Design conv, start of the top module:
module conv(
           input Aclk,
           input rst,
           input [7:0] Xin,
           input [7:0] Kin,
           output reg [7:0] Rout,
           output reg result_done
       );
reg [7:0] pattern [9-1:0];
reg [4:0] daddr;
wire pattern_done;
reg [7:0] kernel [4-1:0];
reg [4:0] kaddr;
wire kernel_done;
reg [7:0] result [4-1:0];
reg [4:0] out_cnt;
integer i;
assign pattern_done = (daddr-1>=9) ? 1'd1 : 1'd0;
always@(posedge Aclk)
begin
    if(rst)
    begin
        for(i=0;i<9;i=i+1)
        begin
            pattern[i] <= 7'd0;
        end
        daddr <= 5'd1;   
    end
    else
    begin
        if(pattern_done)
        begin
            pattern[daddr] <= pattern[daddr];
            daddr <= daddr;
        end
        else
        begin
            pattern[daddr-1] <= Xin;
            daddr <= daddr + 5'd1;
        end
    end
end
assign kernel_done = (kaddr-1>=4) ? 1'd1 : 1'd0;
always@(posedge Aclk)
begin
    if(rst)
    begin
        for(i=0;i<4;i=i+1)
        begin
            kernel[i] <= 7'd0;
        end
        kaddr <= 5'd1;
    end
    else
    begin
        if(kernel_done)
        begin
            kernel[kaddr] <= kernel[kaddr];
            kaddr <= kaddr;
        end
        else
        begin
            kernel[kaddr-1] <= Kin;
            kaddr <= kaddr + 5'd1;
        end
    end
end
always@(*)
begin
    if(rst)
    begin
        for(i=0;i<4;i=i+1)
        begin
            result[i] = 7'd0;
        end
    end
    else
    begin
        if(pattern_done & kernel_done)
        begin
            result[0] = pattern[0]*kernel[0] + pattern[1]*kernel[1] + pattern[3]*kernel[2] + pattern[4]*kernel[3];
            result[1] = pattern[1]*kernel[0] + pattern[2]*kernel[1] + pattern[4]*kernel[2] + pattern[5]*kernel[3];
  ...
Size in the first run: ~2300 cells after synthesis, ~130 flip-flops, ~27 I/O pins.
export LEC_CHECK = 0
export CAP_MARGIN = 25
export CELL_PAD_IN_SITES_DETAIL_PLACEMENT = 2
export CELL_PAD_IN_SITES_GLOBAL_PLACEMENT = 3
export CORE_ASPECT_RATIO = 0.64
export CORE_MARGIN = 7
export CORE_UTILIZATION = 29
export CTS_CLUSTER_DIAMETER = 345
export CTS_CLUSTER_SIZE = 14
export GPL_ROUTABILITY_DRIVEN = 0
export GPL_TIMING_DRIVEN = 0
export HOLD_SLACK_MARGIN = 0.15
export MIN_ROUTING_LAYER = met1
export PLACE_DENSITY_LB_ADDON = 0.07
export SLEW_MARGIN = 30
export TNS_END_PERCENT = 90
create_clock -name core_clock -period 8.99 [get_ports {Aclk}]
run.sh (not shown) runs the stock make flow with config.mk's settings and CLKGATE_MAP_FILE=.
The first run finished clean.
Then changed:
Settings changed: ABC_AREA from default to 0, CELL_PAD_IN_SITES_DETAIL_PLACEMENT 2 to default, CELL_PAD_IN_SITES_GLOBAL_PLACEMENT 3 to default, CORE_ASPECT_RATIO 0.64 to default, CORE_MARGIN 7 to 2, CORE_UTILIZATION 29 to 21, CTS_CLUSTER_DIAMETER 345 to default, CTS_CLUSTER_SIZE 14 to default, GPL_TIMING_DRIVEN 0 to default, HOLD_SLACK_MARGIN 0.15 to default, MIN_ROUTING_LAYER met1 to default, PLACE_DENSITY_LB_ADDON 0.07 to default, SLEW_MARGIN 30 to 20, TNS_END_PERCENT 90 to default.
Clock period 8.99 ns to 10.0 ns, I/O delays scaled along.
Outcome:
- cell count climbs by a little under a tenth
- maximum frequency climbs by about a fifth
- hold slack improves by 0.0051 ns
- final area climbs slightly
- die area climbs by a quarter to a third
- non-clock buffer count drops by 69
- core utilization drops by 8.8 points
Then changed:
Settings changed: ABC_AREA 0 to 1, CAP_MARGIN 25 to 20, GPL_ROUTABILITY_DRIVEN 0 to default.
After rerunning:
- worst setup slack is better by 0.31 ns
- wire length goes up by 14%
- synthesized cell count goes up by 38%
- global-route usage goes up by 0.84 points
Then changed:
Settings changed: ABC_AREA 1 to default, CORE_UTILIZATION 21 to 69, CTS_CLUSTER_DIAMETER from default to 368, CTS_CLUSTER_SIZE from default to 100, TNS_END_PERCENT from default to 20.
After rerunning:
- The new run completed without violations
- via count goes down by 18%
- clock skew goes up by 0.0073 ns
- die area goes down by 71%
- cell count goes down by 41%
Then changed:
Settings changed: CORE_ASPECT_RATIO from default to 1.37, CTS_CLUSTER_DIAMETER 368 to 252, SETUP_SLACK_MARGIN from default to -0.96, TNS_END_PERCENT 20 to 25.
Result: The changed run finished with timing, DRC and antenna clean. Worst setup slack is better by 0.022 ns. Sequential cell count stays the same. Routed wire length goes up by 1.1%.

---

Starting RTL as in the previous note.
clock: 6.5 ns
lec_check: 0
cap_margin: 20
core_margin: 2
core_utilization: 72
cts_cluster_size: 51
place_density_lb_addon: 0.0
setup_slack_margin: 1.83
slew_margin: 20
tns_end_percent: 65
The starting point finished with setup timing left.
Rerun with:
- CORE_UTILIZATION: 72 -> 52
- CTS_CLUSTER_SIZE: 51 -> unset
- PLACE_DENSITY_LB_ADDON: 0.0 -> unset
- SETUP_SLACK_MARGIN: 1.83 -> unset
- TNS_END_PERCENT: 65 -> unset
- clock period: 6.5 -> 4.88 ns (I/O delays scaled with it)
Outcome: The new run finished but failed the layout checks on setup timing. Maximum frequency came out higher by 2.6%. Via count came out lower by 4.2%. Critical path depth came out higher by 1. Die area came out higher by 38%.
Rerun with:
- CORE_UTILIZATION: 52 -> 66
- CTS_CLUSTER_SIZE: unset -> 32
- clock period: 4.88 -> 5.93 ns (I/O delays scaled with it)
Effect: The new run ran to the end with violations: setup timing; final cell count fell by 4.7%; global-route usage is higher by 6.7 points.

---

build 83:
The RTL this note starts from:
==> flow/design.v <==
`timescale 1ns/100ps
module conv(
           input Aclk,
           input rst,
           input [7:0] Xin,
           input [7:0] Kin,
           output reg [7:0] Rout,
           output reg result_done
       );
reg [7:0] pattern [9-1:0];
reg [4:0] daddr;
wire pattern_done;
reg [7:0] kernel [4-1:0];
reg [4:0] kaddr;
wire kernel_done;
reg [7:0] result [4-1:0];
reg [4:0] out_cnt;
integer i;
assign pattern_done = (daddr-1>=9) ? 1'd1 : 1'd0;
always@(posedge Aclk)
begin
    if(rst)
    begin
        for(i=0;i<9;i=i+1)
        begin
            pattern[i] <= 7'd0;
        end
        daddr <= 5'd1;   
    end
    else
    begin
        if(pattern_done)
        begin
            pattern[daddr] <= pattern[daddr];
            daddr <= daddr;
        end
        else
        begin
            pattern[daddr-1] <= Xin;
            daddr <= daddr + 5'd1;
        end
    end
end
assign kernel_done = (kaddr-1>=4) ? 1'd1 : 1'd0;
always@(posedge Aclk)
begin
    if(rst)
    begin
        for(i=0;i<4;i=i+1)
        begin
            kernel[i] <= 7'd0;
        end
        kaddr <= 5'd1;
    end
    else
    begin
        if(kernel_done)
        begin
            kernel[kaddr] <= kernel[kaddr];
            kaddr <= kaddr;
        end
        else
        begin
            kernel[kaddr-1] <= Kin;
            kaddr <= kaddr + 5'd1;
        end
    end
end
always@(*)
begin
    if(rst)
    begin
        for(i=0;i<4;i=i+1)
        begin
            result[i] = 7'd0;
        end
    end
    else
    begin
        if(pattern_done & kernel_done)
        begin
            result[0] = pattern[0]*kernel[0] + pattern[1]*kernel[1] + pattern[3]*kernel[2] + pattern[4]*kernel[3];
            result[1] = pattern[1]*kernel[0] + pattern[2]*kernel[1] + pattern[4]*kernel[2] + pattern[5]*kernel[3];
            result[2] = pattern[3]*kernel[0] + pattern[4]*kernel[1] + pattern[6]*kernel[2] + pattern[7]*kernel[3];
            result[3] = pattern[4]*kernel[0] + pattern[5]*kernel[1] + pattern[7]*kernel[2] + pattern[8]*kernel[3];
        end
        else
        begin
            for(i=0;i<4;i=i+1)
            begin
                result[i] = 7'd0;
            end
        end
    end
end
always@(posedge Aclk)
begin
    if(rst)
    begin
        result_done <= 1'd0;
    end
    else
    begin
        if(pattern_done & kernel_done)
        begin
            result_done <= 1'd1;
        end
        else
        begin
            result_done <= result_done;
        end
    end
end
always@(posedge Aclk)
begin
    if(rst)
    begin
        Rout <= 7'd0;
        out_cnt <= 5'd1;
    end
    else
    begin
        if(pattern_done & kernel_done)
        begin
            out_cnt <= out_cnt + 5'd1;
            Rout <= result[out_cnt-1];
        end
        else
        begin
            out_cnt <= 5'd1;
            Rout <= 5'd0;
        end
    end
end
endmodule
make LEC_CHECK=0 CAP_MARGIN=20 CORE_ASPECT_RATIO=0.92 CORE_MARGIN=2 CORE_UTILIZATION=72 CTS_CLUSTER_DIAMETER=396 CTS_CLUSTER_SIZE=51 PLACE_DENSITY_LB_ADDON=0.0 SETUP_SLACK_MARGIN=0.85 SLEW_MARGIN=20 TNS_END_PERCENT=65 finish   # period 6.5 ns
[flow] build 83 | stages: complete | final checks: fail | reason: negative setup slack
Input-level comparison between build 68 and build 83:
# build 83
export LEC_CHECK = 0
export CAP_MARGIN = 20
export CORE_ASPECT_RATIO = 0.92
export CORE_MARGIN = 2
export CORE_UTILIZATION = 72
export CTS_CLUSTER_DIAMETER = 396
export CTS_CLUSTER_SIZE = 51
export PLACE_DENSITY_LB_ADDON = 0.0
export SETUP_SLACK_MARGIN = 0.85
export SLEW_MARGIN = 20
export TNS_END_PERCENT = 65
create_clock -name core_clock -period 6.5 [get_ports {Aclk}]
# build 68
export LEC_CHECK = 0
export CAP_MARGIN = 20
export CORE_MARGIN = 2
export CORE_UTILIZATION = 40
export SLEW_MARGIN = 20
create_clock -name core_clock -period 10.0 [get_ports {Aclk}]
Build 83 ended up with pattern[4][2] as its start point of the critical path; build 68 ended up with kernel[3][2].
On build 68: global-route wire length before repair is 1600 µm lower than what build 83 gave.
Going from build 83 to build 68, clock-pin slew on the worst setup and hold paths flat, instance area at placement down 5.6%.
Build 68: full flow OK, the timing, DRC and antenna checks passed
As far as sequential cell count goes, build 68 and build 83 are indistinguishable; the numbers are identical.
Re non-clock buffer total of the final layout: build 68 is about 80% down on build 83.
Per the comparison of build 68 with build 83, number of placed instances with taps included shows an increase of about 4.5%; area of the core shows an increase of 23000 µm².
What build 13 does differently from build 68 at the input level:
# build 68
export LEC_CHECK = 0
export CAP_MARGIN = 20
export CORE_MARGIN = 2
export CORE_UTILIZATION = 40
export SLEW_MARGIN = 20
create_clock -name core_clock -period 10.0 [get_ports {Aclk}]
# build 13
export LEC_CHECK = 0
export ABC_AREA = 0
export CAP_MARGIN = 25
export CORE_ASPECT_RATIO = 1.35
export CORE_MARGIN = 2
export CORE_UTILIZATION = 51
export GPL_ROUTABILITY_DRIVEN = 1
export MIN_ROUTING_LAYER = met2
export SLEW_MARGIN = 20
create_clock -name core_clock -period 10.0 [get_ports {Aclk}]
==> comparison <==
Comparing build 68 and build 13, the lower maximum frequency was measured on build 13. Chip width (build 68 / build 13): 1.3. Compared with build 68, in build 13 clock period minus final worst setup slack now sits higher; multi-input gate area in the final layout now sits at about the same level.
### build 13 -> build 5
# build 13
export LEC_CHECK = 0
export ABC_AREA = 0
export CAP_MARGIN = 25
export CORE_ASPECT_RATIO = 1.35
export CORE_MARGIN = 2
export CORE_UTILIZATION = 51
export GPL_ROUTABILITY_DRIVEN = 1
export MIN_ROUTING_LAYER = met2
export SLEW_MARGIN = 20
create_clock -name core_clock -period 10.0 [get_ports {Aclk}]
# build 5
export LEC_CHECK = 0
export ABC_AREA = 0
export CAP_MARGIN = 30
export CELL_PAD_IN_SITES_GLOBAL_PLACEMENT = 3
export CORE_ASPECT_RATIO = 1.35
export CORE_MARGIN = 2
export CORE_UTILIZATION = 51
export GPL_ROUTABILITY_DRIVEN = 0
export GPL_TIMING_DRIVEN = 0
export MIN_ROUTING_LAYER = met2
export SLEW_MARGIN = 20
create_clock -name core_clock -period 10.0 [get_ports {Aclk}]
Results
Largest fanout of any net on the critical path (higher): build 13. Summary of build 5 over build 13: first-pass GRT wire length went up by 8700 µm, fraction of standard cell area in multi-input logic decreased 0.71 points, time the final worst path needs with I/O delays and setup increased by 1.46 ns relative to the old numbers. Antenna cell count for build 5: 6 up relative to build 13. Routed wire length (build 5 / build 13): 1.14.
Setup changes, build 5 to build 8
# build 5
export LEC_CHECK = 0
export ABC_AREA = 0
export CAP_MARGIN = 30
export CELL_PAD_IN_SITES_GLOBAL_PLACEMENT = 3
export CORE_ASPECT_RATIO = 1.35
export CORE_MARGIN = 2
export CORE_UTILIZATION = 51
export GPL_ROUTABILITY_DRIVEN = 0
export GPL_TIMING_DRIVEN = 0
export MIN_ROUTING_LAYER = met2
export SLEW_MARGIN = 20
create_clock -name core_clock -period 10.0 [get_ports {Aclk}]
# build 8
export LEC_CHECK = 0
export CAP_MARGIN = 20
export CORE_MARGIN = 2
export CORE_UTILIZATION = 69
export CTS_CLUSTER_DIAMETER = 252
export CTS_CLUSTER_SIZE = 100
export SLEW_MARGIN = 20
create_clock -name core_clock -period 10.0 [get_ports {Aclk}]
### Flow results
Looking only at number of buffer cells added on primary ports, and setting everything else aside, the lower value of build 5 and build 8 goes to build 5. Summary of build 8 over build 5: critical path depth down 15%, cell area after synthesis now sits at about the same level, highest cell delay on the worst timing path rose 0.19 ns, least setup slack across all paths after layout went up 1.84 ns. The transition at the pin with the smallest max-transition slack of build 8 falls short of that of build 5 by 0.075 ns. Build 8 reports its cell at the slowest stage of the critical path as edfxtp_1 while build 5 reports clkbuf_1. In the reports for build 5 and build 8, the larger share of the clock period used by the worst path belongs to build 5.
Edits applied to the flow inputs when going from build 8 to build 53:
# build 8
export LEC_CHECK = 0
export CAP_MARGIN = 20
export CORE_MARGIN = 2
export CORE_UTILIZATION = 69
export CTS_CLUSTER_DIAMETER = 252
export CTS_CLUSTER_SIZE = 100
export SLEW_MARGIN = 20
create_clock -name core_clock -period 10.0 [get_ports {Aclk}]
# build 53
export LEC_CHECK = 0
export CAP_MARGIN = 20
export CORE_MARGIN = 2
export CORE_UTILIZATION = 69
export CTS_CLUSTER_DIAMETER = 252
export CTS_CLUSTER_SIZE = 100
export SETUP_SLACK_MARGIN = 1.87
export SLEW_MARGIN = 20
export TNS_END_PERCENT = 10
create_clock -name core_clock -period 10.0 [get_ports {Aclk}]
[summary]
- Build 53 and build 8 ended up with roughly the same synthesized area.
- Build 53 -> build 8: worst setup slack before clock tree synthesis delta 0, exact match
- Mean instance size in the synthesized netlist essentially unchanged between build 8 and build 53.
- [compare] base=build 8 new=build 53: area of the synthesized netlist per yosys stat closely matched the old numbers; vertical die dimension has remained practically unchanged; non-clock buffer count in the final layout comparable; global route total overflow essentially unchanged; floorplan row count held.
- The gate count of the mapped netlist on build 53 is in line with that on build 8.
